==> constraint.sdc <==
create_clock -name core_clock -period 8.22 [get_ports {clk}]
set_input_delay 1.6440 -clock core_clock [delete_from_list [all_inputs] [get_ports {clk}]]
set_output_delay 1.6440 -clock core_clock [all_outputs]
set_load 0.01 [all_outputs]
==> run.sh <==
#!/bin/bash
# the make line also repeats each setting of config.mk as NAME=value (left out here)
make -C /OpenROAD-flow-scripts/flow DESIGN_CONFIG=/design/flow/config.mk WORK_HOME=/design/flow/orfs CLKGATE_MAP_FILE= finish
==> design.v <==
`timescale 1ns / 1ps
module compff2(ce,clk,x1,img1,x2,img2,y1,img3,y2,img4);
input ce,clk;
input signed [15:0] x1,img1,x2,img2;
output reg signed [15:0] y1,img3,y2,img4;
always @(posedge clk)
begin
y1 <= x1+x2;
img3 <= img1+ img2 ;
y2 <= x1-x2;
img4 <= img1 - img2;
end
endmodule
`timescale 1ns / 1ps
module compff4(ce,clk,xa1,imga1,xa2,imga2,xa3,imga3,xa4,imga4,yb1,imgb1,yb2,imgb2,yb3,imgb3,yb4,imgb4);
input ce,clk;
input signed[15:0] xa1,imga1,xa2,imga2,xa3,imga3,xa4,imga4;
output reg signed [15:0]yb1,imgb1,yb2,imgb2,yb3,imgb3,yb4,imgb4;
wire signed [15:0] yc1,imgc1,yc2,imgc2,yc3,imgc3,yc4,imgc4;
compff2 a0(ce,clk,xa1,imga1,xa3,imga3,yc1,imgc1,yc2,imgc2);
compff2 a1(ce,clk,xa2,imga2,xa4,imga4,yc3,imgc3,yc4,imgc4);
always @(posedge clk)
begin 
yb1 <= yc1 + yc3;
imgb1 <= imgc1 + imgc3;
yb2 <= yc2 + imgc4;
imgb2 <=  imgc2 - yc4 ;
yb3 <= yc1 - yc3;
imgb3 <= imgc1 - imgc3;
yb4 <= yc2 - imgc4;
imgb4 <= imgc2 +  yc4 ;
end
endmodule
`timescale 1ns / 1ps
module compff8(ce,clk,xg1,imgg1,xg2,imgg2,xg3,imgg3,xg4,imgg4,xg5,imgg5,xg6,imgg6,xg7,imgg7,xg8,imgg8,yh1,imgh1,yh2,imgh2,yh3,imgh3,yh4,imgh4,yh5,imgh5,yh6,imgh6,yh7,imgh7,yh8,imgh8);
input ce,clk;
input signed[15:0] xg1,imgg1,xg2,imgg2,xg3,imgg3,xg4,imgg4,xg5,imgg5,xg6,imgg6,xg7,imgg7,xg8,imgg8;
output reg signed[15:0] yh1,imgh1,yh2,imgh2,yh3,imgh3,yh4,imgh4,yh5,imgh5,yh6,imgh6,yh7,imgh7,yh8,imgh8;
wire signed [15:0] ya[7:0],imga[7:0];
compff4 b1(ce,clk,xg1,imgg1,xg3,imgg3,xg5,imgg5,xg7,imgg7,ya[0],imga[0],ya[1],imga[1],ya[2],imga[2],ya[3],imga[3]);
compff4 b2(ce,clk,xg2,imgg2,xg4,imgg4,xg6,imgg6,xg8,imgg8,ya[4],imga[4],ya[5],imga[5],ya[6],imga[6],ya[7],imga[7]);
function signed [15:0] m707;
input signed [15:0] s;
reg signed [31:0] p;
begin
p = s * 32'sd23167 + 32'sd16384;
m707 = p[30:15];
end
endfunction
always @(posedge clk)                
begin
yh1 <= ya[0] + ya[4]  ;
imgh1 <= imga[0] + imga[4] ;
yh2 <= ya[1]+ m707(ya[5] + imga[5]) ;
imgh2 <= imga[1]+ m707(imga[5] - ya[5]) ;
yh3 <= ya[2] + imga[6];
imgh3 <= imga[2] - ya[6];
yh4 <= ya[3] + m707(imga[7] - ya[7]);
imgh4 <= imga[3] - m707(ya[7] + imga[7]);
yh5 <= ya[0] - ya[4];
imgh5 <= imga[0] - imga[4];
yh6 <= ya[1] - m707(ya[5] + imga[5]);
imgh6 <= imga[1] + m707( ya[5] - imga[5]);
yh7 <= ya[2] - imga[6];
imgh7 <= imga[2] + ya[6];
yh8 <= ya[3] + m707(ya[7] - imga[7]);
imgh8 <= imga[3] + m707(ya[7] + imga[7]);
end
endmodule
==> config.mk <==
export PLATFORM = sky130hd
export DESIGN_NAME = compff8
export DESIGN_NICKNAME = compff8
export VERILOG_FILES = /design/flow/design.v
export SDC_FILE = /design/flow/constraint.sdc
export NUM_CORES = 4
export LEC_CHECK = 0
export CAP_MARGIN = 20
export CORE_MARGIN = 2
export CORE_UTILIZATION = 45
export SLEW_MARGIN = 20
==> impl_metrics.yaml, run 1 <==
# implementation run metrics
final_layout:
  areaGrowthSynthToFinish_pct: 29.3
  post-route-util_pct: 58.5
  fin_cells: 13468
  num-nets-final: 13420
final_timing:
  tightest_slew_ns: 1.15
  finalMaxSlewViolations: 0
  setup_viol: 65
  hold_viol_final: 0
  rsz0062_at_grt: "yes"
  slew_headroom_pct: 22.7
  fin_crit_ns: 9.14
  timing.fmax_mhz: 109
  post-route-period-util_pct: 111
  finClkSkew_ns: 0.0590
  setup_slack_ns: -0.922
placement:
  gp_congestion: 0.965
  preCtsSetupSlack_ns: -1.43
  dp.cells: 13160
  dp_hpwl_um: 219000
  io_buffers: 512
global_route:
  grt_overflow: 0
  grtUsageTotal_pct: 26.7
  antenna_found_initial: 28
  grt_max_degree: 23
  grt_pass1_wl_um: 387000
  grt_pass1_vias: 69218
logic_synthesis:
  yosys.area_share.simple_pct: 8.73
  top_cells_by_area: "ha_1, dfxtp_1, fa_1"
  edf_count: 0
  async_reset_ff_share_pct: 0
  compound_area_share_pct: 12.6
  logic_family: "adder cells"
  synth-adder-area-share_pct: 40.8
  synth_top_cell_by_count: "inv_1"
  yosysTopAreaCellShare_pct: 23.1
  synth-seq-cells: 746
  largest_area_cell: "ha_1"
  ys_sh_mux_pct: 0.148
  synth_area_um2: 82800
  ys_seq_share_pct: 18.0
  netlist_top_cells_count: "inv_1, ha_1, dfxtp_1"
  flop_cell: "dfxtp_1"
  synth_cells: 9194
  yosysWarnings: 3
  yosys.cell_types.count: 89
  ys_cells: 9194
  avgSynthCellArea_um2: 9.00
  yosys_area_um2: 82800
  fp_nets: 11711
  synth-xor-area-share_pct: 9.36
clocking:
  clockBufferDepth: 3
  cts_max_level: 3
  cts_sinks: 746
  clkSlewWorstSetupHoldPaths_ns: 0.06
  root_buffer: "clkbuf_16"
  cts_made_buffers: 89
  cts_tree: "built"
  insertion_delay_ns: 0.74
worst_setup_path:
  crit_top_cell: "fa_1"
  slowest_stage: "fa_2"
  crit_required_ns: 8.81
  startpoint_type: "register"
  critPathBufInv: 8
  worstPathArrival_ns: 9.73
  r2r_end: "imgh8[15]"
  crit_end: "imgh8[15]"
  cp_max_fo: 3
  endpoint_kind: "register"
  rr_worst_depth: 41
  crit_family: "adder cells"
  r2r_setup_slack_ns: -0.92
  startpoint: "b2.imgb2[0]"
  critPathKind: "register to register"
  r2r_start: "b2.imgb2[0]"
  path_depth: 41
  critPathMaxStageDelay_ns: 0.50
die:
  core-area_um2: 183000
  dieHeight_um: 433
  initCoreUtil_pct: 45.3
  die_x_um: 433
  ios: 514
  rows: 157
  fp.dieArea_um2: 187000
drt:
  routed_wl_um: 253000
  drtAntennaViolNets: 0
  first_pass_iters: 6
  drc: 0
  wl_per_cell_um: 18.8
  dr_total_vias: 67173
  drt_iter0_drc: 3144
  via_per_inst: 4.99
status:
  status: "failed layout checks"
  so_faults: "negative setup slack"
worst_hold_path:
  hp-class: "register to register"
  min-delay-start: "b1.a1.y2[1]"
  holdPathEnd: "b1.imgb2[1]"
  hold_depth: 2
job:
  max_cap_viol_count: 0
  openroad.warnings: 460
==> through the flow <==
| stage | TNS [ns] | hold WS [ns] | instance area [um2] |
|---|---|---|---|
| after global placement | -48.15 | 0.621 | 99700 |
| after floorplan | -7.21 | 0.512 | 83700 |
| after global routing | -59.22 | 0.672 | 107000 |
| after detailed placement | -58.05 | 0.620 | 99700 |
| final | -28.60 | 0.636 | 107000 |
| after CTS | -29.47 | 0.638 | 105000 |
==> timing repair <==
item / CTS / global route
setup endpoints to repair: 87 / 94
pin swaps: 246 / 264
hold buffers: 0 / 0
setup buffers: 83 / 45
resized: 315 / 327
==> layout make-up <==
class                      instances  area [um2]
clock buffer                     120        2610
multi-input combinational       6203       63200
tap                             2464        3080
sequential                       746       14900
antenna                           27        67.6
timing repair buffer            1730       14500
clock inverter                    45         668
inverter                        2133        8030
fill                           16136       75800
==> layer usage <==
layer	up-vias	GRT usage, %	wire [um]
met5	-	0	12
li1	33076	-	-
met1	32529	34.6	113000
met2	1266	46.3	123000
met4	2	9.70	9270
met3	300	2.24	8570
==> run 2: changes to the inputs <==
- CORE_UTILIZATION: 45 -> 67
- CTS_CLUSTER_SIZE: unset -> 35
- HOLD_SLACK_MARGIN: unset -> 0.27
- clock period: 8.22 -> 8.98 ns (I/O delays scaled with it)
==> impl_metrics.yaml, run 2 <==
# implementation run metrics
logic_synthesis:
  synth-seq-cells: 746
  ys_sh_mux_pct: 0.148
  async_reset_ff_share_pct: 0
  synth_top_cell_by_count: "inv_1"
  edf_count: 0
  yosys_area_um2: 82800
  avgSynthCellArea_um2: 9.00
  synth_area_um2: 82800
  compound_area_share_pct: 12.6
  logic_family: "adder cells"
  yosys.cell_types.count: 89
  ys_seq_share_pct: 18.0
  synth_cells: 9194
  yosysWarnings: 3
  yosys.area_share.simple_pct: 8.73
  flop_cell: "dfxtp_1"
  ys_cells: 9194
  synth-adder-area-share_pct: 40.8
  yosysTopAreaCellShare_pct: 23.1
  largest_area_cell: "ha_1"
  fp_nets: 11711
  top_cells_by_area: "ha_1, dfxtp_1, fa_1"
  synth-xor-area-share_pct: 9.36
  netlist_top_cells_count: "inv_1, ha_1, dfxtp_1"
status:
  stop_stage: "global routing (5_1_grt)"
  status: "did not finish"
clocking:
  cts_made_buffers: 85
  hold_buffers: 0
  root_buffer: "clkbuf_16"
  cts_sinks: 746
  cts_max_level: 3
  clockBufferDepth: 3
placement:
  preCtsSetupSlack_ns: -0.807
  io_buffers: 512
  placed_cell_area_um2: 95500
  dp.cells: 11994
  dp_hpwl_um: 205000
  gp_congestion: 1.00
die:
  fp.dieArea_um2: 126000
  dieHeight_um: 355
  rows: 128
  initCoreUtil_pct: 67.7
  die_x_um: 355
  core-area_um2: 122000
  ios: 514
==> run 2: through the flow <==
step	util (%)	setup TNS [ns]
4_1_cts	82.2	-2.89
2_1_floorplan	-	-0.0395
3_5_place_dp	78.2	-17.71
3_3_place_gp	78.2	-6.20
==> run 2: what timing repair did <==
item                                    in CTS
endpoints found under the setup margin      64
buffers inserted                            84
gates resized                              332
pin swaps                                  236
==> run 3: changes to the inputs <==
- ABC_AREA: unset -> 1
- CAP_MARGIN: 20 -> 15
- CELL_PAD_IN_SITES_DETAIL_PLACEMENT: unset -> 1
- CELL_PAD_IN_SITES_GLOBAL_PLACEMENT: unset -> 2
- CORE_UTILIZATION: 67 -> 62
- CTS_CLUSTER_DIAMETER: unset -> 299
- CTS_CLUSTER_SIZE: 35 -> 80
- HOLD_SLACK_MARGIN: 0.27 -> 0.17
- MAX_ROUTING_LAYER: unset -> met4
- MIN_ROUTING_LAYER: unset -> met2
- PLACE_DENSITY_LB_ADDON: unset -> 0.29
- SETUP_SLACK_MARGIN: unset -> 2.37
- clock period: 8.98 -> 10.3 ns (I/O delays scaled with it)
==> impl_metrics.yaml, run 3 <==
# implementation run metrics
status:
  status: "did not finish"
  stop_stage: "global placement without I/O (3_1_place_gp_skip_io)"
  firstError: "[ERROR FLW-0024] Place density exceeds 1.0 (current PLACE_DENSITY_LB_ADDON =  0.29). Please check if the value of  PLACE_DENSITY_LB_ADDON is between 0 and 0.99."
die:
  fp.dieArea_um2: 151000
  rows: 140
  die_x_um: 388
  core-area_um2: 146000
  initCoreUtil_pct: 62.6
  dieHeight_um: 388
logic_synthesis:
  yosys.cell_types.count: 54
  ys_sh_mux_pct: 0
  yosys.area_share.simple_pct: 14.9
  edf_count: 0
  logic_family: "adder cells"
  synth-seq-cells: 746
  ys_cells: 11840
  synth_area_um2: 91500
  synth-adder-area-share_pct: 36.9
  netlist_top_cells_count: "inv_1, nand2_1, ha_1"
  yosysWarnings: 3
  avgSynthCellArea_um2: 7.73
  flop_cell: "dfxtp_1"
  compound_area_share_pct: 10.8
  synth-xor-area-share_pct: 8.79
  yosys_area_um2: 91500
  synth_cells: 11840
  async_reset_ff_share_pct: 0
  yosysTopAreaCellShare_pct: 20.9
  ys_seq_share_pct: 16.3
  largest_area_cell: "ha_1"
  top_cells_by_area: "ha_1, dfxtp_1, fa_1"
  synth_top_cell_by_count: "inv_1"
  fp_nets: 14357
==> run 4: changes to the inputs <==
- ABC_AREA: 1 -> 0
- CAP_MARGIN: 15 -> 20
- CELL_PAD_IN_SITES_DETAIL_PLACEMENT: 1 -> 2
- CELL_PAD_IN_SITES_GLOBAL_PLACEMENT: 2 -> 3
- CORE_MARGIN: 2 -> 4
- CORE_UTILIZATION: 62 -> 66
- CTS_CLUSTER_DIAMETER: 299 -> 156
- CTS_CLUSTER_SIZE: 80 -> 13
- GPL_ROUTABILITY_DRIVEN: unset -> 0
- HOLD_SLACK_MARGIN: 0.17 -> 0.22
- MAX_ROUTING_LAYER: met4 -> unset
- PLACE_DENSITY_LB_ADDON: 0.29 -> 0.0
- SETUP_SLACK_MARGIN: 2.37 -> 3.66
- SLEW_MARGIN: 20 -> 35
- TNS_END_PERCENT: unset -> 80
- clock period: 10.3 -> 15.5 ns (I/O delays scaled with it)
==> impl_metrics.yaml, run 4 <==
# implementation run metrics
logic_synthesis:
  top_cells_by_area: "ha_1, dfxtp_1, fa_1"
  synth-adder-area-share_pct: 40.8
  synth_top_cell_by_count: "inv_1"
  ys_seq_share_pct: 18.0
  flop_cell: "dfxtp_1"
  yosys.cell_types.count: 89
  ys_sh_mux_pct: 0.148
  netlist_top_cells_count: "inv_1, ha_1, dfxtp_1"
  fp_nets: 11711
  edf_count: 0
  yosys.area_share.simple_pct: 8.73
  async_reset_ff_share_pct: 0
  yosys_area_um2: 82800
  synth_area_um2: 82800
  synth_cells: 9194
  logic_family: "adder cells"
  avgSynthCellArea_um2: 9.00
  largest_area_cell: "ha_1"
  yosysWarnings: 3
  ys_cells: 9194
  synth-xor-area-share_pct: 9.36
  compound_area_share_pct: 12.6
  synth-seq-cells: 746
  yosysTopAreaCellShare_pct: 23.1
die:
  dieHeight_um: 362
  rows: 129
  initCoreUtil_pct: 66.7
  core-area_um2: 124000
  die_x_um: 362
  fp.dieArea_um2: 131000
status:
  status: "did not finish"
  firstError: "[ERROR FLW-0024] Place density exceeds 1.0 (current PLACE_DENSITY_LB_ADDON =  0.0). Please check if the value of  PLACE_DENSITY_LB_ADDON is between 0 and 0.99."
  stop_stage: "global placement without I/O (3_1_place_gp_skip_io)"
==> run 5: changes to the inputs <==
- ABC_AREA: 0 -> 1
- CAP_MARGIN: 20 -> 30
- CELL_PAD_IN_SITES_DETAIL_PLACEMENT: 2 -> 1
- CELL_PAD_IN_SITES_GLOBAL_PLACEMENT: 3 -> 1
- CORE_ASPECT_RATIO: unset -> 0.6
- CORE_MARGIN: 4 -> 7
- CORE_UTILIZATION: 66 -> 40
- CTS_CLUSTER_DIAMETER: 156 -> unset
- CTS_CLUSTER_SIZE: 13 -> 21
- GPL_TIMING_DRIVEN: unset -> 0
- HOLD_SLACK_MARGIN: 0.22 -> -0.06
- MAX_ROUTING_LAYER: unset -> met4
- MIN_ROUTING_LAYER: met2 -> unset
- PLACE_DENSITY: unset -> 0.65
- PLACE_DENSITY_LB_ADDON: 0.0 -> unset
- SETUP_SLACK_MARGIN: 3.66 -> unset
- SLEW_MARGIN: 35 -> 20
- TNS_END_PERCENT: 80 -> unset
- clock period: 15.5 -> 10.4 ns (I/O delays scaled with it)
==> impl_metrics.yaml, run 5 <==
# implementation run metrics
drt:
  first_pass_iters: 6
  dr_total_vias: 81260
  drt_iter0_drc: 5998
  drtAntennaViolNets: 0
  via_per_inst: 5.21
  wl_per_cell_um: 22.6
  drc: 0
  routed_wl_um: 352000
worst_setup_path:
  critPathBufInv: 8
  crit_required_ns: 10.97
  r2r_setup_slack_ns: 0.42
  startpoint: "b2.imgb4[5]"
  crit_end: "yh8[9]"
  path_depth: 34
  worstPathArrival_ns: 10.56
  critPathKind: "register to register"
  rr_worst_depth: 34
  crit_family: "adder cells"
  critPathMaxStageDelay_ns: 0.57
  cp_max_fo: 9
  endpoint_kind: "register"
  slowest_stage: "xor2_1"
  r2r_end: "yh8[9]"
  crit_top_cell: "inv_1"
  r2r_start: "b2.imgb4[5]"
  startpoint_type: "register"
job:
  openroad.warnings: 457
  max_cap_viol_count: 0
clocking:
  insertion_delay_ns: 0.73
  clockBufferDepth: 3
  clkSlewWorstSetupHoldPaths_ns: 0.08
  cts_sinks: 746
  cts_made_buffers: 81
  cts_tree: "built"
  cts_max_level: 3
  hold_buffers: 0
  root_buffer: "clkbuf_16"
global_route:
  grt_pass1_vias: 84600
  grt_overflow: 0
  grt_pass1_wl_um: 528000
  antenna_found_initial: 49
  grt_max_degree: 23
  grtUsageTotal_pct: 29.2
logic_synthesis:
  synth-adder-area-share_pct: 36.9
  top_cells_by_area: "ha_1, dfxtp_1, fa_1"
  yosys.area_share.simple_pct: 14.9
  ys_sh_mux_pct: 0
  yosysWarnings: 3
  fp_nets: 14357
  synth_top_cell_by_count: "inv_1"
  async_reset_ff_share_pct: 0
  avgSynthCellArea_um2: 7.73
  netlist_top_cells_count: "inv_1, nand2_1, ha_1"
  yosys_area_um2: 91500
  yosysTopAreaCellShare_pct: 20.9
  edf_count: 0
  logic_family: "adder cells"
  flop_cell: "dfxtp_1"
  largest_area_cell: "ha_1"
  yosys.cell_types.count: 54
  synth-seq-cells: 746
  synth_cells: 11840
  ys_seq_share_pct: 16.3
  synth_area_um2: 91500
  compound_area_share_pct: 10.8
  synth-xor-area-share_pct: 8.79
  ys_cells: 11840
die:
  core-area_um2: 227000
  rows: 135
  die_x_um: 631
  initCoreUtil_pct: 40.4
  fp.dieArea_um2: 243000
  ios: 514
  dieHeight_um: 384
worst_hold_path:
  holdPathEnd: "imgh5[15]"
  hold_depth: 2
  min-delay-start: "b1.imgb1[15]"
  hp-class: "register to register"
final_layout:
  post-route-util_pct: 45.9
  fin_area_um2: 104000
  regArea_um2: 14900
  areaGrowthSynthToFinish_pct: 13.6
  num-nets-final: 14976
  final.fill_count: 27836
  comb_area_um2: 65500
final_timing:
  fin_crit_ns: 9.98
  slew_headroom_pct: 17.3
  post-route-period-util_pct: 96.0
  tightest_slew_ns: 1.24
  setup_slack_ns: 0.416
  finClkSkew_ns: 0.0537
  setup_tns_ns: 0
  timing.hold.ws_ns: 0.609
  finalMaxSlewViolations: 0
  rsz0062_at_grt: "no"
  hold_viol_final: 0
  setup_viol: 0
  timing.fmax_mhz: 100
status:
  status: "complete, no violations"
placement:
  io_buffers: 512
  dp_hpwl_um: 312000
  placed_cell_area_um2: 101000
  preCtsSetupSlack_ns: 0.378
==> run 5: repair_timing <==
action,4_1_cts,5_1_grt
gates resized,0,7
endpoints found under the setup margin,0,17
buffers inserted,0,5
==> run 5: metal layers <==
layer | vias up | wire, um | GRT usage (%) | part of all wire, %
met5 | - | 0 | - | 0
met4 | 0 | 6740 | 5.11 | 1.9
met3 | 273 | 28700 | 5.43 | 8.2
met2 | 2548 | 140000 | 41.0 | 40
met1 | 40198 | 177000 | 43.5 | 50
li1 | 38241 | - | - | -
==> run 5: layout make-up <==
cell class	instances	share of cell area, %
tap	3014	3.63
antenna	71	0.171
clock buffer	99	2.11
inverter	2763	9.99
sequential	746	14.4
multi-input combinational	8143	63.0
timing repair buffer	536	5.12
clock inverter	51	0.732
buffer	188	0.825
==> run 5: per-stage QoR <==
step	std cells
6_report	15611
3_3_place_gp	15366
4_1_cts	15529
5_1_grt	15599
3_5_place_dp	15379
2_1_floorplan	11840
==> run 6: changes to the inputs <==
- ABC_AREA: 1 -> unset
- CAP_MARGIN: 30 -> 20
- CELL_PAD_IN_SITES_DETAIL_PLACEMENT: 1 -> unset
- CELL_PAD_IN_SITES_GLOBAL_PLACEMENT: 1 -> unset
- CORE_ASPECT_RATIO: 0.6 -> unset
- CORE_MARGIN: 7 -> 2
- CORE_UTILIZATION: 40 -> 70
- CTS_CLUSTER_SIZE: 21 -> 55
- GPL_ROUTABILITY_DRIVEN: 0 -> unset
- GPL_TIMING_DRIVEN: 0 -> unset
- HOLD_SLACK_MARGIN: -0.06 -> unset
- PLACE_DENSITY: 0.65 -> unset
- clock period: 10.4 -> 9.13 ns (I/O delays scaled with it)
==> impl_metrics.yaml, run 6 <==
# implementation run metrics
status:
  status: "did not finish"
  stop_stage: "global routing (5_1_grt)"
  firstError: "[ERROR GRT-0232] Routing congestion too high. Check the congestion heatmap in the GUI."
logic_synthesis:
  yosys.cell_types.count: 89
  compound_area_share_pct: 12.6
  synth_cells: 9194
  synth-seq-cells: 746
  synth_area_um2: 82800
  fp_nets: 11711
  ys_seq_share_pct: 18.0
  synth_top_cell_by_count: "inv_1"
  avgSynthCellArea_um2: 9.00
  top_cells_by_area: "ha_1, dfxtp_1, fa_1"
  flop_cell: "dfxtp_1"
  logic_family: "adder cells"
  yosys_area_um2: 82800
  synth-xor-area-share_pct: 9.36
  ys_cells: 9194
  yosysWarnings: 3
  netlist_top_cells_count: "inv_1, ha_1, dfxtp_1"
  async_reset_ff_share_pct: 0
  yosys.area_share.simple_pct: 8.73
  largest_area_cell: "ha_1"
  ys_sh_mux_pct: 0.148
  edf_count: 0
  yosysTopAreaCellShare_pct: 23.1
  synth-adder-area-share_pct: 40.8
placement:
  gp_congestion: 1.01
  dp_hpwl_um: 210000
  placed_cell_area_um2: 95500
  preCtsSetupSlack_ns: -1.01
  io_buffers: 512
clocking:
  root_buffer: "clkbuf_16"
  clockBufferDepth: 3
  cts_max_level: 3
  cts_sinks: 746
  cts_made_buffers: 83
die:
  dieHeight_um: 348
  fp.dieArea_um2: 121000
  die_x_um: 348
  ios: 514
  rows: 126
  core-area_um2: 118000
  initCoreUtil_pct: 70.4
global_route:
  grtUsageTotal_pct: 68.4
  grt_overflow: 353
-- run 6: stage by stage --
step / setup TNS (ns) / hold WS, ns / std cells
2_1_floorplan: -0.0885 / 0.512 / 9194
3_3_place_gp: -6.83 / 0.591 / 11927
3_5_place_dp: -25.73 / 0.610 / 11927
4_1_cts: -0.926 / 0.635 / 12152
-- run 6: repair_timing --
action	in CTS
hold buffers	0
gates resized	362
setup buffers	78
setup endpoints to repair	66
pin swaps	217
-- run 6: layer usage --
metal  GRT usage, %  overflow
met1           69.7        48
met2           86.9       173
met3           49.8        52
met4           55.8        80
met5              -         -
==> run 7: changes to the inputs <==
- CAP_MARGIN: 20 -> 15
- CELL_PAD_IN_SITES_DETAIL_PLACEMENT: unset -> 0
- CELL_PAD_IN_SITES_GLOBAL_PLACEMENT: unset -> 1
- CORE_UTILIZATION: 70 -> 72
- CTS_CLUSTER_DIAMETER: unset -> 253
- CTS_CLUSTER_SIZE: 55 -> 13
- GPL_ROUTABILITY_DRIVEN: unset -> 1
- MAX_ROUTING_LAYER: met4 -> unset
- MIN_ROUTING_LAYER: unset -> met1
- TNS_END_PERCENT: unset -> 80
- clock period: 9.13 -> 9.6 ns (I/O delays scaled with it)
==> impl_metrics.yaml, run 7 <==
# implementation run metrics
logic_synthesis:
  synth_area_um2: 82800
  largest_area_cell: "ha_1"
  yosys_area_um2: 82800
  ys_sh_mux_pct: 0.148
  fp_nets: 11711
  synth_top_cell_by_count: "inv_1"
  async_reset_ff_share_pct: 0
  top_cells_by_area: "ha_1, dfxtp_1, fa_1"
  yosys.area_share.simple_pct: 8.73
  edf_count: 0
  logic_family: "adder cells"
  flop_cell: "dfxtp_1"
  yosys.cell_types.count: 89
  netlist_top_cells_count: "inv_1, ha_1, dfxtp_1"
  synth-seq-cells: 746
  ys_cells: 9194
  synth-adder-area-share_pct: 40.8
  ys_seq_share_pct: 18.0
  synth_cells: 9194
  yosysTopAreaCellShare_pct: 23.1
  compound_area_share_pct: 12.6
  avgSynthCellArea_um2: 9.00
  yosysWarnings: 3
  synth-xor-area-share_pct: 9.36
die:
  ios: 514
  rows: 124
  fp.dieArea_um2: 118000
  dieHeight_um: 343
  initCoreUtil_pct: 72.5
  die_x_um: 343
  core-area_um2: 114000
status:
  status: "did not finish"
  firstError: "[ERROR GPL-0301] Utilization 103.355 % exceeds 100%."
  stop_stage: "global placement (3_3_place_gp)"
==> run 8: changes to the inputs <==
- CAP_MARGIN: 15 -> 20
- CELL_PAD_IN_SITES_DETAIL_PLACEMENT: 0 -> unset
- CELL_PAD_IN_SITES_GLOBAL_PLACEMENT: 1 -> unset
- CORE_ASPECT_RATIO: unset -> 0.53
- CORE_UTILIZATION: 72 -> 57
- CTS_CLUSTER_DIAMETER: 253 -> unset
- CTS_CLUSTER_SIZE: 13 -> unset
- GPL_ROUTABILITY_DRIVEN: 1 -> unset
- GPL_TIMING_DRIVEN: unset -> 0
- MAX_ROUTING_LAYER: unset -> met5
- MIN_ROUTING_LAYER: met1 -> unset
- SETUP_SLACK_MARGIN: unset -> 1.22
- TNS_END_PERCENT: 80 -> 65
- clock period: 9.6 -> 8.59 ns (I/O delays scaled with it)
==> impl_metrics.yaml, run 8 <==
# implementation run metrics
logic_synthesis:
  avgSynthCellArea_um2: 9.00
  ys_cells: 9194
  yosys_area_um2: 82800
  ys_seq_share_pct: 18.0
  yosysTopAreaCellShare_pct: 23.1
  yosys.cell_types.count: 89
  synth-adder-area-share_pct: 40.8
  synth-xor-area-share_pct: 9.36
  synth_cells: 9194
  yosys.area_share.simple_pct: 8.73
  synth_area_um2: 82800
  compound_area_share_pct: 12.6
  flop_cell: "dfxtp_1"
  netlist_top_cells_count: "inv_1, ha_1, dfxtp_1"
  yosysWarnings: 3
  edf_count: 0
  logic_family: "adder cells"
  ys_sh_mux_pct: 0.148
  async_reset_ff_share_pct: 0
  synth-seq-cells: 746
  synth_top_cell_by_count: "inv_1"
  top_cells_by_area: "ha_1, dfxtp_1, fa_1"
  fp_nets: 11711
  largest_area_cell: "ha_1"
worst_setup_path:
  critPathBufInv: 10
  crit_required_ns: 9.24
  r2r_end: "yh4[15]"
  path_depth: 44
  crit_top_cell: "fa_1"
  r2r_setup_slack_ns: -1.09
  startpoint: "b2.yb2[0]"
  slowest_stage: "fa_1"
  rr_worst_depth: 44
  endpoint_kind: "register"
  critPathMaxStageDelay_ns: 0.51
  worstPathArrival_ns: 10.33
  crit_end: "yh4[15]"
  startpoint_type: "register"
  r2r_start: "b2.yb2[0]"
  critPathKind: "register to register"
  cp_max_fo: 3
  crit_family: "adder cells"
final_layout:
  areaGrowthSynthToFinish_pct: 23.1
  final.fill_count: 10963
  num-nets-final: 12702
  fin_area_um2: 102000
  post-route-util_pct: 70.9
die:
  ios: 514
  initCoreUtil_pct: 57.6
  fp.dieArea_um2: 148000
  dieHeight_um: 281
  core-area_um2: 144000
  rows: 101
  die_x_um: 527
drt:
  drc: 0
  dr_total_vias: 67360
  wl_per_cell_um: 22.0
  drt_iter0_drc: 6056
  routed_wl_um: 268000
  drtAntennaViolNets: 0
  via_per_inst: 5.53
  first_pass_iters: 6
final_timing:
  setup_viol: 69
  finalMaxSlewViolations: 0
  post-route-period-util_pct: 113
  tightest_slew_ns: 1.12
  timing.fmax_mhz: 103
  setup_slack_ns: -1.09
  timing.hold.ws_ns: 0.585
  slew_headroom_pct: 23.1
  hold_viol_final: 0
  finClkSkew_ns: 0.0628
  fin_crit_ns: 9.68
  rsz0062_at_grt: "yes"
placement:
  io_buffers: 512
  preCtsSetupSlack_ns: -2.05
  gp_congestion: 1.08
  placed_cell_area_um2: 91500
  dp_hpwl_um: 220000
job:
  openroad.warnings: 462
  max_cap_viol_count: 0
worst_hold_path:
  hp-class: "register to register"
  hold_depth: 2
  min-delay-start: "b2.a1.img3[15]"
  holdPathEnd: "b2.imgb1[15]"
clocking:
  insertion_delay_ns: 0.73
  root_buffer: "clkbuf_16"
  cts_max_level: 3
  cts_sinks: 746
  clkSlewWorstSetupHoldPaths_ns: 0.07
  cts_tree: "built"
  cts_made_buffers: 79
  hold_buffers: 0
  clockBufferDepth: 3
global_route:
  grt_pass1_vias: 65584
  antenna_found_initial: 34
  grtUsageTotal_pct: 35.1
  grt_pass1_wl_um: 394000
  grt_max_degree: 33
  grt_overflow: 0
status:
  so_faults: "negative setup slack"
  status: "failed layout checks"
[run 8: area by class of cell]
class,instances,area (um2),share of cell area [%]
diodes,15,37.5,0.0368
plain buffers,112,596,0.585
clock buffers,112,2280,2.24
clock inverters,35,542,0.532
inverters,2133,8080,7.93
multi-input cells,6203,64400,63.3
flip-flops and latches,746,15000,14.7
well taps,1905,2380,2.34
repair buffers,910,8550,8.39
[run 8: through the flow]
step | cells | TNS [ns]
5_1_grt | 12160 | -57.94
3_5_place_dp | 11616 | -76.39
2_1_floorplan | 9194 | -1.15
6_report | 12171 | -35.29
3_3_place_gp | 11611 | -69.42
4_1_cts | 12052 | -17.07
[run 8: repair_timing]
item                                    CTS  global route
cloned                                    1             0
gates resized                           575           261
endpoints found under the setup margin  126           123
pin swaps                               372           243
buffers inserted                        288           103
endpoints found under the hold margin     0             0
[run 8: per-layer routing]
layer  track usage, %  share of wire [%]  up-vias
met5                0              0.047        -
met1             54.7                 48    32684
met3             9.47                 11      342
met2             47.2                 38     2641
li1                 -                  -    31675
met4             8.30                2.9       18
==> run 9: changes to the inputs <==
- ABC_AREA: unset -> 0
- CELL_PAD_IN_SITES_DETAIL_PLACEMENT: unset -> 2
- CELL_PAD_IN_SITES_GLOBAL_PLACEMENT: unset -> 3
- CORE_ASPECT_RATIO: 0.53 -> unset
- CORE_MARGIN: 2 -> 4
- CORE_UTILIZATION: 57 -> 66
- CTS_CLUSTER_DIAMETER: unset -> 129
- CTS_CLUSTER_SIZE: unset -> 40
- GPL_ROUTABILITY_DRIVEN: unset -> 0
- GPL_TIMING_DRIVEN: 0 -> unset
- HOLD_SLACK_MARGIN: unset -> 0.22
- MIN_ROUTING_LAYER: unset -> met1
- PLACE_DENSITY_LB_ADDON: unset -> 0.0
- SETUP_SLACK_MARGIN: 1.22 -> unset
- SLEW_MARGIN: 20 -> 0
- TNS_END_PERCENT: 65 -> 80
- clock period: 8.59 -> 15.5 ns (I/O delays scaled with it)
==> impl_metrics.yaml, run 9 <==
# implementation run metrics
status:
  status: "did not finish"
  stop_stage: "global placement without I/O (3_1_place_gp_skip_io)"
  firstError: "[ERROR FLW-0024] Place density exceeds 1.0 (current PLACE_DENSITY_LB_ADDON =  0.0). Please check if the value of  PLACE_DENSITY_LB_ADDON is between 0 and 0.99."
die:
  rows: 129
  initCoreUtil_pct: 66.7
  die_x_um: 362
  core-area_um2: 124000
  fp.dieArea_um2: 131000
  dieHeight_um: 362
logic_synthesis:
  yosys.area_share.simple_pct: 8.73
  synth_top_cell_by_count: "inv_1"
  yosys.cell_types.count: 89
  flop_cell: "dfxtp_1"
  ys_seq_share_pct: 18.0
  synth_area_um2: 82800
  synth-seq-cells: 746
  compound_area_share_pct: 12.6
  fp_nets: 11711
  yosysTopAreaCellShare_pct: 23.1
  yosys_area_um2: 82800
  ys_sh_mux_pct: 0.148
  ys_cells: 9194
  netlist_top_cells_count: "inv_1, ha_1, dfxtp_1"
  yosysWarnings: 3
  async_reset_ff_share_pct: 0
  top_cells_by_area: "ha_1, dfxtp_1, fa_1"
  logic_family: "adder cells"
  synth-xor-area-share_pct: 9.36
  synth-adder-area-share_pct: 40.8
  edf_count: 0
  avgSynthCellArea_um2: 9.00
  synth_cells: 9194
  largest_area_cell: "ha_1"
==> run 10: changes to the inputs <==
- ABC_AREA: 0 -> unset
- CELL_PAD_IN_SITES_DETAIL_PLACEMENT: 2 -> unset
- CELL_PAD_IN_SITES_GLOBAL_PLACEMENT: 3 -> unset
- CORE_MARGIN: 4 -> 2
- CTS_CLUSTER_DIAMETER: 129 -> unset
- CTS_CLUSTER_SIZE: 40 -> 55
- GPL_ROUTABILITY_DRIVEN: 0 -> unset
- HOLD_SLACK_MARGIN: 0.22 -> unset
- MAX_ROUTING_LAYER: met5 -> unset
- MIN_ROUTING_LAYER: met1 -> unset
- PLACE_DENSITY_LB_ADDON: 0.0 -> unset
- SLEW_MARGIN: 0 -> 20
- TNS_END_PERCENT: 80 -> unset
- clock period: 15.5 -> 9.03 ns (I/O delays scaled with it)
==> impl_metrics.yaml, run 10 <==
# implementation run metrics
logic_synthesis:
  yosys.cell_types.count: 89
  async_reset_ff_share_pct: 0
  yosys.area_share.simple_pct: 8.73
  netlist_top_cells_count: "inv_1, ha_1, dfxtp_1"
  yosysTopAreaCellShare_pct: 23.1
  top_cells_by_area: "ha_1, dfxtp_1, fa_1"
  synth_cells: 9194
  avgSynthCellArea_um2: 9.00
  synth_top_cell_by_count: "inv_1"
  synth_area_um2: 82800
  ys_seq_share_pct: 18.0
  largest_area_cell: "ha_1"
  flop_cell: "dfxtp_1"
  edf_count: 0
  logic_family: "adder cells"
  synth-xor-area-share_pct: 9.36
  compound_area_share_pct: 12.6
  synth-seq-cells: 746
  ys_sh_mux_pct: 0.148
  synth-adder-area-share_pct: 40.8
  yosys_area_um2: 82800
  yosysWarnings: 3
  ys_cells: 9194
  fp_nets: 11711
final_timing:
  finalMaxSlewViolations: 0
  rsz0062_at_grt: "yes"
  hold_viol_final: 0
  timing.hold.ws_ns: 0.634
  post-route-period-util_pct: 110
  tightest_slew_ns: 0.882
  finClkSkew_ns: 0.0727
  slew_headroom_pct: 39.7
  fin_crit_ns: 9.91
  setup_viol: 42
  timing.fmax_mhz: 101
  setup_slack_ns: -0.876
worst_setup_path:
  path_depth: 43
  startpoint_type: "register"
  critPathMaxStageDelay_ns: 0.64
  r2r_setup_slack_ns: -0.88
  rr_worst_depth: 43
  critPathKind: "register to register"
  critPathBufInv: 10
  crit_end: "yh6[15]"
  endpoint_kind: "register"
  r2r_start: "b2.yb2[0]"
  crit_family: "adder cells"
  cp_max_fo: 3
  slowest_stage: "fa_2"
  crit_required_ns: 9.69
  startpoint: "b2.yb2[0]"
  worstPathArrival_ns: 10.57
  r2r_end: "yh6[15]"
clocking:
  cts_made_buffers: 84
  hold_buffers: 0
  cts_sinks: 746
  cts_tree: "built"
  clockBufferDepth: 3
  root_buffer: "clkbuf_16"
  insertion_delay_ns: 0.73
  cts_max_level: 3
  clkSlewWorstSetupHoldPaths_ns: 0.06
drt:
  drt_iter0_drc: 5433
  dr_wl_met2_um: 124000
  wl_per_cell_um: 21.4
  routed_wl_um: 264000
  drc: 0
  routed.top_layer: "met5"
  met3WireLength_um: 20500
  via_per_inst: 5.72
  dr_total_vias: 70584
  drtAntennaViolNets: 0
  first_pass_iters: 8
  wl_met1_um: 97600
worst_hold_path:
  hp-class: "register to register"
  holdPathEnd: "yh7[15]"
  min-delay-start: "b1.yb3[15]"
  hold_depth: 2
final_layout:
  num-nets-final: 13144
  fin_cells: 12339
  post-route-util_pct: 83.0
  comb_area_um2: 62600
  final.fill_count: 7221
  fin_area_um2: 103000
  regArea_um2: 15000
  areaGrowthSynthToFinish_pct: 24.5
global_route:
  grt_overflow: 0
  antenna_found_initial: 17
  grt_pass1_vias: 71478
  grt_max_degree: 23
  grt_pass1_wl_um: 378000
  grtUsageTotal_pct: 37.8
placement:
  dp_hpwl_um: 201000
  placed_cell_area_um2: 95800
  io_buffers: 512
  preCtsSetupSlack_ns: -0.875
  dp.cells: 12052
  gp_congestion: 0.996
die:
  die_x_um: 358
  core-area_um2: 124000
  initCoreUtil_pct: 66.7
  fp.dieArea_um2: 128000
  rows: 129
  ios: 514
  dieHeight_um: 358
job:
  max_cap_viol_count: 0
  openroad.warnings: 462
status:
  status: "failed layout checks"
  so_faults: "negative setup slack"
## run 10: what timing repair did
| item | in CTS | in global routing |
|---|---|---|
| gates resized | 263 | 423 |
| setup endpoints to repair | 51 | 69 |
| hold endpoints to repair | 0 | 0 |
| pin swaps | 172 | 328 |
| setup buffers | 56 | 83 |
## run 10: stage by stage
| step | TNS (ns) |
|---|---|
| 6_report | -15.01 |
| 5_1_grt | -30.14 |
| 4_1_cts | -0.575 |
| 3_5_place_dp | -13.44 |
| 3_3_place_gp | -6.42 |
| 2_1_floorplan | -0.216 |
## run 10: routing by layer
layer	GRT usage [%]	vias up
met1	44.6	34110
li1	-	32488
met5	0	-
met3	6.27	984
met4	24.2	12
met2	64.1	2990
## run 10: final cells by class
class                      count  area share [%]
multi-input combinational   6203            60.7
sequential                   746            14.5
timing repair buffer        1459            12.1
inverter                    2133            7.79
clock buffer                 110            2.26
tap                         1637            1.99
clock inverter                46           0.679
antenna                        5          0.0121
==> run 11: changes to the inputs <==
- ABC_AREA: unset -> 1
- CORE_UTILIZATION: 66 -> 69
- CTS_CLUSTER_SIZE: 55 -> unset
- PLACE_DENSITY: unset -> 0.36
- clock period: 9.03 -> 12.8 ns (I/O delays scaled with it)
==> impl_metrics.yaml, run 11 <==
# implementation run metrics
final_timing:
  finalMaxSlewViolations: 0
  setup_tns_ns: 0
  fin_crit_ns: 10.08
  hold_viol_final: 0
  post-route-period-util_pct: 78.7
  finClkSkew_ns: 0.0568
  slew_headroom_pct: 23.6
  rsz0062_at_grt: "no"
  tightest_slew_ns: 1.14
  setup_viol: 0
  timing.fmax_mhz: 99.2
clocking:
  postCtsResizedCells: 0
  clkSlewWorstSetupHoldPaths_ns: 0.07
  root_buffer: "clkbuf_16"
  insertion_delay_ns: 0.74
  hold_buffers: 0
  cts_sinks: 746
  cts_setup_buffers: 0
  clockBufferDepth: 3
  cts_made_buffers: 82
  cts_tree: "built"
  cts_max_level: 3
drt:
  first_pass_iters: 10
  dr_total_vias: 82008
  via_per_inst: 5.81
  drc: 0
  wl_per_cell_um: 20.8
  drt_iter0_drc: 8691
  routed_wl_um: 294000
  drtAntennaViolNets: 0
logic_synthesis:
  ys_cells: 11840
  synth-xor-area-share_pct: 8.79
  logic_family: "adder cells"
  edf_count: 0
  flop_cell: "dfxtp_1"
  synth_top_cell_by_count: "inv_1"
  ys_sh_mux_pct: 0
  synth_cells: 11840
  top_cells_by_area: "ha_1, dfxtp_1, fa_1"
  synth_area_um2: 91500
  yosysTopAreaCellShare_pct: 20.9
  async_reset_ff_share_pct: 0
  largest_area_cell: "ha_1"
  avgSynthCellArea_um2: 7.73
  netlist_top_cells_count: "inv_1, nand2_1, ha_1"
  yosys.cell_types.count: 54
  synth-adder-area-share_pct: 36.9
  ys_seq_share_pct: 16.3
  yosys.area_share.simple_pct: 14.9
  fp_nets: 14357
  compound_area_share_pct: 10.8
  yosys_area_um2: 91500
  synth-seq-cells: 746
  yosysWarnings: 3
global_route:
  grt_pass1_vias: 82145
  grtUsageTotal_pct: 42.4
  antenna_found_initial: 25
  grt_overflow: 0
  grt_pass1_wl_um: 449000
  grt_max_degree: 27
worst_setup_path:
  crit_required_ns: 13.45
  endpoint_kind: "register"
  rr_worst_depth: 35
  crit_end: "yh6[13]"
  critPathKind: "register to register"
  startpoint: "b2.imgb2[13]"
  crit_top_cell: "inv_1"
  cp_max_fo: 9
  crit_family: "adder cells"
  r2r_start: "b2.imgb2[13]"
  path_depth: 35
  r2r_setup_slack_ns: 2.72
  startpoint_type: "register"
  critPathMaxStageDelay_ns: 0.80
  worstPathArrival_ns: 10.73
  critPathBufInv: 9
  slowest_stage: "ha_1"
  r2r_end: "yh6[13]"
placement:
  dp_hpwl_um: 249000
  gp_congestion: 1.08
  io_buffers: 512
worst_hold_path:
  holdPathEnd: "b1.yb2[15]"
  hold_depth: 2
  min-delay-start: "b1.a1.img4[15]"
  hp-class: "register to register"
die:
  dieHeight_um: 368
  fp.dieArea_um2: 136000
  rows: 133
  die_x_um: 368
  core-area_um2: 131000
  initCoreUtil_pct: 69.6
  ios: 514
status:
  status: "complete, no violations"
final_layout:
  post-route-util_pct: 76.8
  areaGrowthSynthToFinish_pct: 10.3
  num-nets-final: 14779
  final.fill_count: 9490
job:
  openroad.warnings: 459
  max_cap_viol_count: 0
[run 11: final cells by class]
cell class	instances	area, um2	area share (%)
inverter	2763	10400	10.3
multi-input combinational	8143	65300	64.7
antenna	22	55.1	0.0545
tap	1755	2200	2.18
clock inverter	51	571	0.565
sequential	746	14900	14.8
clock buffer	101	2260	2.24
timing repair buffer	526	5230	5.18
[run 11: stage by stage]
stage / instance area (um2) / hold WS (ns) / setup slack, ns / cells
2_1_floorplan: 91500 / 0.512 / 4.80 / 11840
3_3_place_gp: 98100 / 0.599 / 3.21 / 13933
3_5_place_dp: 98100 / 0.600 / 3.08 / 13933
4_1_cts: 101000 / 0.620 / 3.06 / 14085
5_1_grt: 101000 / 0.671 / 2.27 / 14099
6_report: 101000 / 0.621 / 2.72 / 14107
[run 11: routing by layer]
metal	vias up	wire (um)	GRT usage [%]
met2	4603	131000	67.9
met3	1028	27700	8.70
met5	-	108	0
met1	38479	113000	52.2
met4	16	22500	26.9
li1	37882	-	-
==> run 12: changes to the inputs <==
- ABC_AREA: 1 -> unset
- CORE_UTILIZATION: 69 -> 58
- PLACE_DENSITY: 0.36 -> unset
- clock period: 12.8 -> 6.24 ns (I/O delays scaled with it)
==> impl_metrics.yaml, run 12 <==
# implementation run metrics
status:
  status: "failed layout checks"
  so_faults: "negative setup slack"
logic_synthesis:
  compound_area_share_pct: 12.6
  yosysWarnings: 3
  top_cells_by_area: "ha_1, dfxtp_1, fa_1"
  synth_top_cell_by_count: "inv_1"
  synth_cells: 9194
  synth-seq-cells: 746
  synth-adder-area-share_pct: 40.8
  yosysTopAreaCellShare_pct: 23.1
  async_reset_ff_share_pct: 0
  ys_cells: 9194
  yosys.area_share.simple_pct: 8.73
  netlist_top_cells_count: "inv_1, ha_1, dfxtp_1"
  synth_area_um2: 82800
  edf_count: 0
  flop_cell: "dfxtp_1"
  synth-xor-area-share_pct: 9.36
  avgSynthCellArea_um2: 9.00
  yosys.cell_types.count: 89
  yosys_area_um2: 82800
  fp_nets: 11711
  ys_sh_mux_pct: 0.148
  largest_area_cell: "ha_1"
  ys_seq_share_pct: 18.0
  logic_family: "adder cells"
worst_setup_path:
  startpoint_type: "register"
  crit_top_cell: "buf_6"
  r2r_setup_slack_ns: -3.15
  critPathMaxStageDelay_ns: 0.57
  path_depth: 44
  crit_required_ns: 6.78
  cp_max_fo: 3
  r2r_end: "imgh4[15]"
  crit_family: "adder cells"
  slowest_stage: "fa_1"
  r2r_start: "b2.imgb2[0]"
  crit_end: "imgh4[15]"
  worstPathArrival_ns: 9.94
  startpoint: "b2.imgb2[0]"
  critPathBufInv: 11
  rr_worst_depth: 44
  endpoint_kind: "register"
  critPathKind: "register to register"
global_route:
  grt_pass1_vias: 71207
  grt_overflow: 0
  grtUsageTotal_pct: 34.1
  grt_pass1_wl_um: 387000
  grt_max_degree: 23
  antenna_found_initial: 29
final_timing:
  setup_slack_ns: -3.15
  rsz0062_at_grt: "yes"
  timing.fmax_mhz: 106
  finalMaxSlewViolations: 0
  post-route-period-util_pct: 150
  slew_headroom_pct: 19.4
  finClkSkew_ns: 0.0709
  timing.hold.ws_ns: 0.635
  tightest_slew_ns: 1.21
  hold_viol_final: 0
  fin_crit_ns: 9.39
  setup_viol: 126
worst_hold_path:
  hold_depth: 2
  holdPathEnd: "b1.yb3[1]"
  min-delay-start: "b1.a1.y1[1]"
  hp-class: "register to register"
die:
  dieHeight_um: 382
  rows: 138
  core-area_um2: 142000
  ios: 514
  fp.dieArea_um2: 146000
  initCoreUtil_pct: 58.5
  die_x_um: 382
final_layout:
  areaGrowthSynthToFinish_pct: 30.9
  final.fill_count: 9929
  post-route-util_pct: 76.5
  num-nets-final: 13545
drt:
  drtAntennaViolNets: 0
  dr_total_vias: 69855
  drt_iter0_drc: 3806
  drc: 0
  routed_wl_um: 260000
  via_per_inst: 5.37
  first_pass_iters: 8
  wl_per_cell_um: 20.0
clocking:
  clkSlewWorstSetupHoldPaths_ns: 0.07
  cts_sinks: 746
  cts_tree: "built"
  cts_made_buffers: 88
  root_buffer: "clkbuf_16"
  clockBufferDepth: 3
  insertion_delay_ns: 0.73
  cts_max_level: 3
placement:
  gp_congestion: 1.01
  io_buffers: 512
  dp_hpwl_um: 213000
job:
  max_cap_viol_count: 0
  openroad.warnings: 462
[run 12: cell type report]
class                      instances  area (um2)  share of cell area, %
clock inverter                    43         701                  0.647
sequential                       746       14900                   13.8
antenna                           17        42.5                 0.0393
inverter                        2133        8050                   7.43
multi-input combinational       6203       64100                   59.1
timing repair buffer            1856       15600                   14.4
tap                             1890        2360                   2.18
clock buffer                     121        2560                   2.36
[run 12: layer usage]
metal | track usage, % | wire, um
met1 | 42.3 | 106000
met2 | 58.0 | 125000
met3 | 4.46 | 14100
met4 | 17.1 | 15300
met5 | 0 | 89
[run 12: metrics by stage]
stage	setup slack [ns]	instance area, um2	instances	setup TNS, ns
final	-3.15	108000	13009	-273.80
after detailed placement	-3.32	99700	12644	-276.32
after CTS	-2.95	106000	12919	-249.09
after global routing	-3.58	108000	13002	-312.28
after global placement	-3.13	99700	12644	-261.84
after floorplan	-2.73	83900	9194	-178.40
[run 12: repair_timing]
action	CTS	global route
pin swaps	268	308
setup endpoints to repair	126	126
resized	393	374
buffers inserted	127	87
hold buffers	0	0
==> run 13: changes to the inputs <==
- ABC_AREA: unset -> 1
- CELL_PAD_IN_SITES_GLOBAL_PLACEMENT: unset -> 3
- CORE_UTILIZATION: 58 -> 40
- CTS_CLUSTER_DIAMETER: unset -> 395
- HOLD_SLACK_MARGIN: unset -> -0.01
- MIN_ROUTING_LAYER: unset -> met2
- PLACE_DENSITY_LB_ADDON: unset -> 0.2
- clock period: 6.24 -> 12.0 ns (I/O delays scaled with it)
==> impl_metrics.yaml, run 13 <==
# implementation run metrics
worst_setup_path:
  critPathMaxStageDelay_ns: 0.82
  worstPathArrival_ns: 10.97
  r2r_end: "yh6[10]"
  crit_required_ns: 12.69
  cp_max_fo: 10
  rr_worst_depth: 34
  slowest_stage: "xor2_1"
  crit_top_cell: "inv_1"
  critPathKind: "register to register"
  critPathBufInv: 6
  startpoint_type: "register"
  r2r_setup_slack_ns: 1.72
  crit_family: "adder cells"
  path_depth: 34
  r2r_start: "b2.imgb2[4]"
  crit_end: "yh6[10]"
  endpoint_kind: "register"
  startpoint: "b2.imgb2[4]"
clocking:
  cts_setup_buffers: 0
  cts_sinks: 746
  clockBufferDepth: 3
  insertion_delay_ns: 0.82
  cts_tree: "built"
  root_buffer: "clkbuf_16"
  hold_buffers: 0
  cts_max_level: 3
  clkSlewWorstSetupHoldPaths_ns: 0.06
  cts_made_buffers: 92
  postCtsResizedCells: 0
final_timing:
  setup_viol: 0
  hold_viol_final: 0
  slew_headroom_pct: 10.1
  timing.fmax_mhz: 97.3
  setup_tns_ns: 0
  rsz0062_at_grt: "no"
  fin_crit_ns: 10.28
  tightest_slew_ns: 1.35
  finalMaxSlewViolations: 0
  finClkSkew_ns: 0.0900
  post-route-period-util_pct: 85.7
logic_synthesis:
  logic_family: "adder cells"
  synth-seq-cells: 746
  yosys.area_share.simple_pct: 14.9
  synth_top_cell_by_count: "inv_1"
  fp_nets: 14357
  synth_cells: 11840
  yosys_area_um2: 91500
  ys_seq_share_pct: 16.3
  avgSynthCellArea_um2: 7.73
  ys_sh_mux_pct: 0
  flop_cell: "dfxtp_1"
  yosysWarnings: 3
  yosysTopAreaCellShare_pct: 20.9
  ys_cells: 11840
  async_reset_ff_share_pct: 0
  synth_area_um2: 91500
  netlist_top_cells_count: "inv_1, nand2_1, ha_1"
  compound_area_share_pct: 10.8
  top_cells_by_area: "ha_1, dfxtp_1, fa_1"
  synth-adder-area-share_pct: 36.9
  synth-xor-area-share_pct: 8.79
  edf_count: 0
  yosys.cell_types.count: 54
  largest_area_cell: "ha_1"
worst_hold_path:
  min-delay-start: "b2.yb3[15]"
  holdPathEnd: "imgh3[15]"
  hp-class: "register to register"
  hold_depth: 2
final_layout:
  comb_area_um2: 65400
  regArea_um2: 14900
  final.fill_count: 23141
  num-nets-final: 14804
  post-route-util_pct: 45.5
  areaGrowthSynthToFinish_pct: 13.1
drt:
  via_per_inst: 7.12
  drt_iter0_drc: 18368
  drc: 0
  first_pass_iters: 15
  wl_per_cell_um: 21.9
  dr_total_vias: 109977
  drtAntennaViolNets: 0
  routed_wl_um: 339000
die:
  core-area_um2: 227000
  dieHeight_um: 482
  die_x_um: 482
  fp.dieArea_um2: 233000
  rows: 175
  initCoreUtil_pct: 40.3
  ios: 514
placement:
  gp_congestion: 1.04
  io_buffers: 512
  dp_hpwl_um: 285000
global_route:
  grtUsageTotal_pct: 42.9
  antenna_found_initial: 3
  grt_max_degree: 20
  grt_overflow: 0
  grt_pass1_vias: 122996
  grt_pass1_wl_um: 497000
status:
  status: "complete, no violations"
job:
  max_cap_viol_count: 0
  openroad.warnings: 457
## run 13: layer usage
layer  vias up  track usage [%]  routed length, um
met5         -             23.0               5940
met2     29923             48.9             160000
met1     39256                -                  0
li1      37695                -                  -
met4       185             7.15              29900
met3      2918             59.4             143000
## run 13: per-stage QoR
step	hold slack [ns]	cells	instance area, um2	setup slack (ns)
after floorplan	0.512	11840	91500	4.00
after global placement	0.587	15201	99800	2.25
after detailed placement	0.592	15201	99800	2.19
after CTS	0.611	15375	103000	2.17
after global routing	0.653	15376	103000	1.15
final	0.610	15454	104000	1.72
## run 13: area by class of cell
| class | instances | share of cell area [%] |
|---|---|---|
| tap | 3009 | 3.64 |
| clock buffer | 110 | 2.37 |
| sequential | 746 | 14.4 |
| clock inverter | 64 | 1.00 |
| multi-input combinational | 8143 | 63.2 |
| inverter | 2763 | 10.0 |
| antenna | 78 | 0.189 |
| timing repair buffer | 541 | 5.17 |
==> run 14: changes to the inputs <==
- ABC_AREA: 1 -> unset
- CAP_MARGIN: 20 -> 15
- CELL_PAD_IN_SITES_DETAIL_PLACEMENT: unset -> 0
- CELL_PAD_IN_SITES_GLOBAL_PLACEMENT: 3 -> 1
- CORE_UTILIZATION: 40 -> 72
- CTS_CLUSTER_DIAMETER: 395 -> 256
- CTS_CLUSTER_SIZE: unset -> 13
- GPL_ROUTABILITY_DRIVEN: unset -> 1
- HOLD_SLACK_MARGIN: -0.01 -> unset
- MIN_ROUTING_LAYER: met2 -> met1
- PLACE_DENSITY_LB_ADDON: 0.2 -> unset
- TNS_END_PERCENT: unset -> 80
- clock period: 12.0 -> 9.57 ns (I/O delays scaled with it)
==> impl_metrics.yaml, run 14 <==
# implementation run metrics
logic_synthesis:
  async_reset_ff_share_pct: 0
  synth_cells: 9194
  synth-xor-area-share_pct: 9.36
  yosysWarnings: 3
  synth_top_cell_by_count: "inv_1"
  logic_family: "adder cells"
  ys_seq_share_pct: 18.0
  avgSynthCellArea_um2: 9.00
  fp_nets: 11711
  top_cells_by_area: "ha_1, dfxtp_1, fa_1"
  yosys.area_share.simple_pct: 8.73
  edf_count: 0
  largest_area_cell: "ha_1"
  yosys.cell_types.count: 89
  compound_area_share_pct: 12.6
  flop_cell: "dfxtp_1"
  synth-adder-area-share_pct: 40.8
  synth_area_um2: 82800
  ys_sh_mux_pct: 0.148
  synth-seq-cells: 746
  netlist_top_cells_count: "inv_1, ha_1, dfxtp_1"
  yosysTopAreaCellShare_pct: 23.1
  yosys_area_um2: 82800
  ys_cells: 9194
die:
  dieHeight_um: 343
  fp.dieArea_um2: 118000
  die_x_um: 343
  core-area_um2: 114000
  initCoreUtil_pct: 72.5
  ios: 514
  rows: 124
status:
  firstError: "[ERROR GPL-0301] Utilization 103.368 % exceeds 100%."
  stop_stage: "global placement (3_3_place_gp)"
  status: "did not finish"
==> run 15: changes to the inputs <==
- CAP_MARGIN: 15 -> 20
- CELL_PAD_IN_SITES_DETAIL_PLACEMENT: 0 -> unset
- CELL_PAD_IN_SITES_GLOBAL_PLACEMENT: 1 -> unset
- CORE_UTILIZATION: 72 -> 71
- CTS_CLUSTER_DIAMETER: 256 -> 381
- CTS_CLUSTER_SIZE: 13 -> 25
- GPL_ROUTABILITY_DRIVEN: 1 -> unset
- MIN_ROUTING_LAYER: met1 -> unset
- PLACE_DENSITY: unset -> 0.95
- SETUP_SLACK_MARGIN: unset -> 1.48
- TNS_END_PERCENT: 80 -> 5
- clock period: 9.57 -> 10.8 ns (I/O delays scaled with it)
==> impl_metrics.yaml, run 15 <==
# implementation run metrics
die:
  ios: 514
  core-area_um2: 116000
  dieHeight_um: 345
  rows: 125
  die_x_um: 345
  fp.dieArea_um2: 119000
  initCoreUtil_pct: 71.4
placement:
  dp.cells: 11186
  io_buffers: 512
  placed_cell_area_um2: 89900
  gp_congestion: 1.01
  preCtsSetupSlack_ns: 0.257
  dp_hpwl_um: 201000
worst_setup_path:
  crit_required_ns: 11.34
  critPathMaxStageDelay_ns: 0.56
  endpoint_kind: "register"
  startpoint_type: "register"
  path_depth: 43
  crit_top_cell: "inv_1"
  crit_end: "yh2[14]"
  rr_worst_depth: 43
  r2r_setup_slack_ns: 0.69
  crit_family: "adder cells"
  cp_max_fo: 5
  r2r_start: "b2.imgb2[0]"
  r2r_end: "yh2[14]"
  critPathKind: "register to register"
  critPathBufInv: 10
  startpoint: "b2.imgb2[0]"
  slowest_stage: "fa_2"
  worstPathArrival_ns: 10.66
drt:
  drtAntennaViolNets: 0
  wl_per_cell_um: 22.5
  first_pass_iters: 9
  dr_total_vias: 69223
  via_per_inst: 6.10
  routed_wl_um: 256000
  drt_iter0_drc: 5843
  drc: 0
final_timing:
  setup_viol: 0
  post-route-period-util_pct: 93.6
  timing.fmax_mhz: 98.9
  finalMaxSlewViolations: 0
  rsz0062_at_grt: "yes"
  setup_slack_ns: 0.688
  finClkSkew_ns: 0.0782
  setup_tns_ns: 0
  hold_viol_final: 0
  tightest_slew_ns: 1.12
  fin_crit_ns: 10.11
  slew_headroom_pct: 25.1
clocking:
  hold_buffers: 0
  insertion_delay_ns: 0.72
  clockBufferDepth: 3
  cts_tree: "built"
  clkSlewWorstSetupHoldPaths_ns: 0.11
  cts_sinks: 746
  cts_made_buffers: 35
  cts_max_level: 2
  root_buffer: "clkbuf_16"
logic_synthesis:
  synth-adder-area-share_pct: 40.8
  yosysTopAreaCellShare_pct: 23.1
  ys_sh_mux_pct: 0.148
  async_reset_ff_share_pct: 0
  edf_count: 0
  flop_cell: "dfxtp_1"
  yosys.cell_types.count: 89
  logic_family: "adder cells"
  top_cells_by_area: "ha_1, dfxtp_1, fa_1"
  synth_area_um2: 82800
  yosys_area_um2: 82800
  largest_area_cell: "ha_1"
  yosys.area_share.simple_pct: 8.73
  avgSynthCellArea_um2: 9.00
  ys_seq_share_pct: 18.0
  compound_area_share_pct: 12.6
  synth_cells: 9194
  synth-seq-cells: 746
  netlist_top_cells_count: "inv_1, ha_1, dfxtp_1"
  synth_top_cell_by_count: "inv_1"
  yosysWarnings: 3
  synth-xor-area-share_pct: 9.36
  fp_nets: 11711
  ys_cells: 9194
final_layout:
  areaGrowthSynthToFinish_pct: 13.3
  comb_area_um2: 61400
  fin_area_um2: 93700
  regArea_um2: 15000
  post-route-util_pct: 80.9
  final.fill_count: 6764
  num-nets-final: 12328
  fin_cells: 11347
global_route:
  grt_max_degree: 33
  grt_pass1_wl_um: 380000
  grt_overflow: 0
  antenna_found_initial: 23
  grtUsageTotal_pct: 40.6
  grt_pass1_vias: 70771
worst_hold_path:
  hold_depth: 3
  min-delay-start: "b1.a0.img4[0]"
  hp-class: "register to register"
  holdPathEnd: "b1.imgb2[0]"
job:
  max_cap_viol_count: 0
  openroad.warnings: 459
status:
  status: "complete, no violations"
## run 15: layer usage
metal,share of wire [%],vias up,track usage (%)
met5,0.035,-,0
met4,9.3,14,30.3
met3,8.4,1257,6.99
met2,46,3938,68.0
met1,36,33212,46.6
li1,-,30802,-
## run 15: what timing repair did
action	in CTS	in global routing
endpoints found under the setup margin	65	60
pin swaps	109	81
resized	291	125
setup buffers	83	29
## run 15: through the flow
stage	hold slack [ns]
4_1_cts	0.644
2_1_floorplan	0.512
5_1_grt	0.646
3_5_place_dp	0.621
3_3_place_gp	0.624
6_report	0.616
## run 15: layout make-up
cell class	count	share of cell area (%)
antenna	10	0.0267
tap	1524	2.03
clock inverter	4	0.0908
clock buffer	35	0.934
sequential	746	16.0
multi-input combinational	6203	65.5
timing repair buffer	692	6.94
inverter	2133	8.57
